==> inputs of run X <==
==> flow/design.v <==
		`timescale 1ns / 1ps
module lab4_2( 
              input wire      mode,
              input wire[2:0] opCode,
              input wire[3:0] value,
              input clk,
              input reset,
              output reg[9:0] result,
              output reg cacheFull,
              output reg invalidOp,
              output reg overflow);
	reg [2:0] opcode_array[0:31];
	reg [3:0] value_array[0:31];
	integer i;
	reg [10:0] counter;
	reg [10:0] counter2;
	reg [20:0] p0;
	reg [20:0] p1;
	reg [10:0] temp_for_p0_p1_change;	
	reg temp_for_bit_change;
	reg [6:0] PC;
	reg [6:0] begin_PC;
	reg flag;
    always @(posedge clk or posedge reset) begin 
		if(reset) begin
			for(i=0;i<32;i=i+1)begin
				opcode_array[i] = 0;
				value_array[i] = 0;
			end
		   invalidOp = 0;  
			cacheFull = 0;
			overflow = 0;
		   counter = 0;	  
		   counter2= 0;	  
		   p0 = 0;	  
		   p1 = 0;  
		   PC = 0;
		   flag = 0;
		   begin_PC = 0;
		   result = 0;
		end else begin
			if(mode == 1) begin 
				temp_for_p0_p1_change = p0;
			   if(opcode_array[PC] == 0) begin		  
					p0 = p0 + value_array[PC]; 			  
			   end
			   if(opcode_array[PC] == 1) begin
					p0 = p0 + p1 + value_array[PC];				  
			   end
			   if(opcode_array[PC] == 2) begin
					p0 = p0 * p1 + value_array[PC];					
			   end
			   if(opcode_array[PC] == 4) begin 
					counter2 = 0;
					for(i=0;i<10;i=i+1) begin			
						if(p0[i] == 1) counter2 = counter2 + 1; 						
					end			
					p0 = counter2;	  
			   end
			   if(opcode_array[PC] == 5) begin
					for(i=0;i<5;i=i+1) begin
						temp_for_bit_change = p0[i];			
						p0[i] = p0[9-i];			
						p0[9-i] = temp_for_bit_change;
					end
			   end
			   if(opcode_array[PC] == 6) begin					
					begin_PC = value_array[PC];
			   end
			   flag = 0;
			   for(i=10;i<21;i=i+1)begin				  
					if (p0[i] == 1) flag = 1;
					p0[i] = 0;
			   end
				if(flag == 0) begin		
					overflow = 0;	
				end	
				else begin	
					overflow = 1;	
				end
				PC = PC + 1;
				if(PC >= counter) begin  
					PC = begin_PC;			  
				end
				p1 = temp_for_p0_p1_change; 
				result = p0;
			end else begin 
				if(opCode == 3 || opCode == 7)begin	
					invalidOp = 1;	
				end else begin			
					invalidOp = 0;	
					if(counter > 31) begin		
						cacheFull = 1;		
					end else begin	
						opcode_array[counter] = opCode;	
						value_array[counter] = value;	
						counter = counter + 1;
					end
				end
			end
		end 		
    end
endmodule
==> flow/run.sh <==
#!/bin/bash
# the make line also repeats each setting of config.mk as NAME=value (left out here)
make -C /OpenROAD-flow-scripts/flow DESIGN_CONFIG=/design/flow/config.mk WORK_HOME=/design/flow/orfs CLKGATE_MAP_FILE= finish
==> flow/config.mk <==
export PLATFORM = sky130hd
export DESIGN_NAME = lab4_2
export DESIGN_NICKNAME = lab4_2
export VERILOG_FILES = /design/flow/design.v
export SDC_FILE = /design/flow/constraint.sdc
export NUM_CORES = 4
export LEC_CHECK = 0
export CAP_MARGIN = 0
export CORE_MARGIN = 2
export CORE_UTILIZATION = 65
export MIN_ROUTING_LAYER = met1
export SETUP_SLACK_MARGIN = -0.37
export SLEW_MARGIN = 35
==> flow/constraint.sdc <==
create_clock -name core_clock -period 7.35 [get_ports {clk}]
set_input_delay 1.4700 -clock core_clock [delete_from_list [all_inputs] [get_ports {clk}]]
set_output_delay 1.4700 -clock core_clock [all_outputs]
set_load 0.01 [all_outputs]
==> run G: changes against run X <==
- CAP_MARGIN: 0 -> 20
- CORE_UTILIZATION: 65 -> 40
- MAX_ROUTING_LAYER: default -> met4
- MIN_ROUTING_LAYER: met1 -> met2
- PLACE_DENSITY_LB_ADDON: default -> 0.17
- SETUP_SLACK_MARGIN: -0.37 -> default
- SLEW_MARGIN: 35 -> 20
==> flow/constraint.sdc (replaced) <==
create_clock -name core_clock -period 12.5 [get_ports {clk}]
set_input_delay 2.5000 -clock core_clock [delete_from_list [all_inputs] [get_ports {clk}]]
set_output_delay 2.5000 -clock core_clock [all_outputs]
set_load 0.01 [all_outputs]
==> comparison table <==
item                                                                                          run X                     run G
Crit Reg-Reg Startpoint                                                                       PC[0]                     PC[4]
Length of routed wiring on met1                                                            24.33 mm                      0 um
Peak Freq                                                                                 86.78 MHz                 82.91 MHz
Most frequent cell on the critical path                                       sky130_fd_sc_hd__ha_4     sky130_fd_sc_hd__ha_1
Slowest library cell on the worst path                                       sky130_fd_sc_hd__or4_4  sky130_fd_sc_hd__dfrtp_4
Routed length on met3                                                                      4.675 mm                  32.55 mm
Floorplan core density                                                                       66.25%                    40.38%
Count of vias placed by the detailed router                                                   16980                     21160
Number of iterations in the first detailed-routing pass                                           7                        10
Post-Route WL                                                                              64.21 mm                  71.84 mm
Via count of the first global-routing pass                                                    17240                     24020
Total track usage                                                                            41.52%                    44.59%
Final Net Count                                                                                2424                      2189
Relative slew slack                                                                          34.21%                    18.30%
Run status                                                               complete, but fails checks   complete, no violations
Violated checks                                                                        setup timing                         -
Weighted congestion reported at the end of routability-driven placement                       1.082                    0.9986
Global-route wire length before repair                                                     99.28 mm                  105.9 mm
Endpoint with the worst hold slack                                                       counter[7]               counter[10]
Setup TNS                                                                                 -35.39 ns                      0 ns
